==> inputs of exp/tundra <==
==> flow/design.v <==
`timescale 1ns/1ps
module fir(
	input			clk_100k,
	input			rst_n,
	input 	signed [8:0]	samp_in,
	output 	signed [8:0]	fir_out	
);
wire	signed [15:0]	b[0:20];
reg	signed [8:0]	samp[0:20]; 
wire signed [24:0]	mult[0:20];
wire signed [33:0]	sum;
assign b[0] = 16'h0312;
assign b[1] = 16'h03F8;
assign b[2] = 16'h0694;
assign b[3] = 16'h0AAD;
assign b[4] = 16'h0FE6;
assign b[5] = 16'h15BC;
assign b[6] = 16'h1B9F;
assign b[7] = 16'h20F9;
assign b[8] = 16'h2539;
assign b[9] = 16'h27F6;
assign b[10] = 16'h28E9;
assign b[11] = 16'h27F6;
assign b[12] = 16'h2539;
assign b[13] = 16'h20F9;
assign b[14] = 16'h1B9F;
assign b[15] = 16'h15BC;
assign b[16] = 16'h0FE6;
assign b[17] = 16'h0AAD;
assign b[18] = 16'h0694;
assign b[19] = 16'h03F8;
assign b[20] = 16'h0312;
integer i;
always @(posedge clk_100k or negedge rst_n) begin
	if(!rst_n) begin
		for(i=20;i>=0;i=i-1)begin
			samp[i] <= 0;
		end
	end
	else begin  
		for(i=20;i>0;i=i-1)begin
			samp[i] <= samp[i-1];
		end
		samp[0] <= samp_in;
	end
end
genvar j;
for(j=0;j<=20;j=j+1)begin
	assign mult[j] = $signed(samp[j])*$signed(b[j]);
end
assign sum = mult[0]+mult[1]+mult[2]+mult[3]+mult[4]+mult[5]+mult[6]+mult[7]+mult[8]+mult[9]+mult[10]+mult[11]+mult[12]+mult[13]+mult[14]+mult[15]+mult[16]+mult[17]+mult[18]+mult[19]+mult[20];
assign fir_out = sum[24:16];
endmodule
==> flow/run.sh <==
#!/bin/bash
# the make line also repeats each setting of config.mk as NAME=value (left out here)
make -C /OpenROAD-flow-scripts/flow DESIGN_CONFIG=/design/flow/config.mk WORK_HOME=/design/flow/orfs CLKGATE_MAP_FILE= finish
==> flow/config.mk <==
export PLATFORM = sky130hd
export DESIGN_NAME = fir
export DESIGN_NICKNAME = fir
export VERILOG_FILES = /design/flow/design.v
export SDC_FILE = /design/flow/constraint.sdc
export NUM_CORES = 4
export LEC_CHECK = 0
export CAP_MARGIN = 20
export CELL_PAD_IN_SITES_GLOBAL_PLACEMENT = 1
export CORE_ASPECT_RATIO = 1.47
export CORE_MARGIN = 2
export CORE_UTILIZATION = 68
export CTS_CLUSTER_DIAMETER = 272
export CTS_CLUSTER_SIZE = 99
export GPL_ROUTABILITY_DRIVEN = 0
export HOLD_SLACK_MARGIN = 0.28
export MIN_ROUTING_LAYER = met1
export PLACE_DENSITY = 0.42
export SLEW_MARGIN = 20
export TNS_END_PERCENT = 15
==> flow/constraint.sdc <==
create_clock -name core_clock -period 19.7 [get_ports {clk_100k}]
set_input_delay 3.9400 -clock core_clock [delete_from_list [all_inputs] [get_ports {clk_100k}]]
set_output_delay 3.9400 -clock core_clock [all_outputs]
set_load 0.01 [all_outputs]
==> inputs of exp/ember, as changes to exp/tundra <==
- CAP_MARGIN: 20 -> 35
- CELL_PAD_IN_SITES_GLOBAL_PLACEMENT: 1 -> not set
- CORE_ASPECT_RATIO: 1.47 -> not set
- CORE_MARGIN: 2 -> 5
- CORE_UTILIZATION: 68 -> 40
- CTS_CLUSTER_DIAMETER: 272 -> 393
- GPL_ROUTABILITY_DRIVEN: 0 -> not set
- HOLD_SLACK_MARGIN: 0.28 -> not set
- MIN_ROUTING_LAYER: met1 -> not set
- PLACE_DENSITY: 0.42 -> not set
- SETUP_SLACK_MARGIN: not set -> 0.85
- TNS_END_PERCENT: 15 -> not set
==> flow/constraint.sdc (replaced) <==
create_clock -name core_clock -period 16.0 [get_ports {clk_100k}]
set_input_delay 3.2000 -clock core_clock [delete_from_list [all_inputs] [get_ports {clk_100k}]]
set_output_delay 3.2000 -clock core_clock [all_outputs]
set_load 0.01 [all_outputs]
==> inputs of exp/quartz, as changes to exp/tundra <==
- ABC_AREA: not set -> 1
- CELL_PAD_IN_SITES_GLOBAL_PLACEMENT: 1 -> not set
- CORE_ASPECT_RATIO: 1.47 -> not set
- CORE_UTILIZATION: 68 -> 72
- CTS_CLUSTER_DIAMETER: 272 -> 178
- CTS_CLUSTER_SIZE: 99 -> 98
- GPL_ROUTABILITY_DRIVEN: 0 -> not set
- HOLD_SLACK_MARGIN: 0.28 -> not set
- MIN_ROUTING_LAYER: met1 -> not set
- PLACE_DENSITY: 0.42 -> not set
- TNS_END_PERCENT: 15 -> 5
==> flow/constraint.sdc (replaced) <==
create_clock -name core_clock -period 9.16 [get_ports {clk_100k}]
set_input_delay 1.8320 -clock core_clock [delete_from_list [all_inputs] [get_ports {clk_100k}]]
set_output_delay 1.8320 -clock core_clock [all_outputs]
set_load 0.01 [all_outputs]
==> inputs of exp/nickel, as changes to exp/tundra <==
- CELL_PAD_IN_SITES_GLOBAL_PLACEMENT: 1 -> not set
- CORE_ASPECT_RATIO: 1.47 -> not set
- CORE_UTILIZATION: 68 -> 43
- CTS_CLUSTER_DIAMETER: 272 -> not set
- CTS_CLUSTER_SIZE: 99 -> not set
- GPL_ROUTABILITY_DRIVEN: 0 -> not set
- HOLD_SLACK_MARGIN: 0.28 -> not set
- MIN_ROUTING_LAYER: met1 -> not set
- PLACE_DENSITY: 0.42 -> not set
- TNS_END_PERCENT: 15 -> not set
==> flow/constraint.sdc (replaced) <==
create_clock -name core_clock -period 15.8 [get_ports {clk_100k}]
set_input_delay 3.1600 -clock core_clock [delete_from_list [all_inputs] [get_ports {clk_100k}]]
set_output_delay 3.1600 -clock core_clock [all_outputs]
set_load 0.01 [all_outputs]
==> summary of the runs <==
- exp/nickel finished clean. exp/tundra finished clean. exp/quartz completed and failed the layout checks on setup timing. exp/ember finished clean.
- Sequential cell count is the same in exp/tundra and exp/ember.
- Global-route usage, highest first: exp/quartz, exp/tundra, exp/nickel, exp/ember.
- Cell area: exp/quartz is higher than exp/tundra (17%).
- Sequential share of layout area: exp/quartz is lower than exp/nickel (0.98 points).
- Utilization: exp/ember < exp/nickel < exp/tundra < exp/quartz.
- In exp/quartz the synthesized cell count is larger than in exp/tundra, by 8.3%.
- The highest critical path depth belongs to exp/ember, the lowest to exp/nickel.
- The highest hold slack belongs to exp/tundra, the lowest to exp/quartz.
- Of exp/nickel and exp/ember, exp/ember has the higher via count (gap 0.65%, measured against exp/ember).
- Cell count: exp/tundra < exp/nickel < exp/ember < exp/quartz.
==> figures <==
Run status: exp/quartz finished with violations; exp/nickel no timing/DRC/antenna violations; exp/tundra no timing/DRC/antenna violations; exp/ember no timing/DRC/antenna violations
Reasons for failing layout checks: exp/quartz setup timing; exp/nickel -; exp/tundra -; exp/ember -
Largest net degree at the start of global routing: exp/quartz 106; exp/nickel 79; exp/tundra 71; exp/ember 69
Clk latency late pin: exp/quartz 0.53 ns; exp/nickel 0.54 ns; exp/tundra 0.55 ns; exp/ember 0.52 ns
Antenna cell count: exp/quartz 3; exp/nickel 0; exp/tundra 3; exp/ember 0
Highest layer used for signal routing: exp/quartz met5; exp/nickel met4; exp/tundra met5; exp/ember met4
Worst Reg-to-Reg Cells: exp/quartz 2; exp/nickel 0; exp/tundra 0; exp/ember 0
Die Y-Extent: exp/quartz 279 um; exp/nickel 357 um; exp/tundra 344 um; exp/ember 376 um
Nets at Floorplan: exp/quartz 7683; exp/nickel 7272; exp/tundra 7272; exp/ember 7272
Average cell area after synthesis: exp/quartz 10.1 um^2; exp/nickel 10.8 um^2; exp/tundra 10.8 um^2; exp/ember 10.8 um^2
Starting DRC count in detailed routing: exp/quartz 3953; exp/nickel 1636; exp/tundra 1698; exp/ember 1829
Data required time at the worst endpoint: exp/quartz 7.33 ns; exp/nickel 12.64 ns; exp/tundra 15.76 ns; exp/ember 12.80 ns
Met1 routing resource usage after global routing: exp/quartz 54.0%; exp/nickel 31.2%; exp/tundra 42.4%; exp/ember 28.0%
Routed length on met1: exp/quartz 62.5 mm; exp/nickel 60.7 mm; exp/tundra 51.8 mm; exp/ember 61.9 mm
Transition time at the pin with the least slew margin: exp/quartz 0.830 ns; exp/nickel 0.943 ns; exp/tundra 0.968 ns; exp/ember 0.919 ns
Share of the clock period used by the worst path after layout: exp/quartz 153%; exp/nickel 98.3%; exp/tundra 89.9%; exp/ember 97.6%
Clock buffer count in the final layout: exp/quartz 19; exp/nickel 21; exp/tundra 18; exp/ember 21
Post-route worst setup slack: exp/quartz -4.87 ns; exp/nickel 0.270 ns; exp/tundra 1.99 ns; exp/ember 0.385 ns
Fin Clk Skew: exp/quartz 0.0208 ns; exp/nickel 0.0167 ns; exp/tundra 0.0235 ns; exp/ember 0.0188 ns
Setup violators final: exp/quartz 9; exp/nickel 0; exp/tundra 0; exp/ember 0
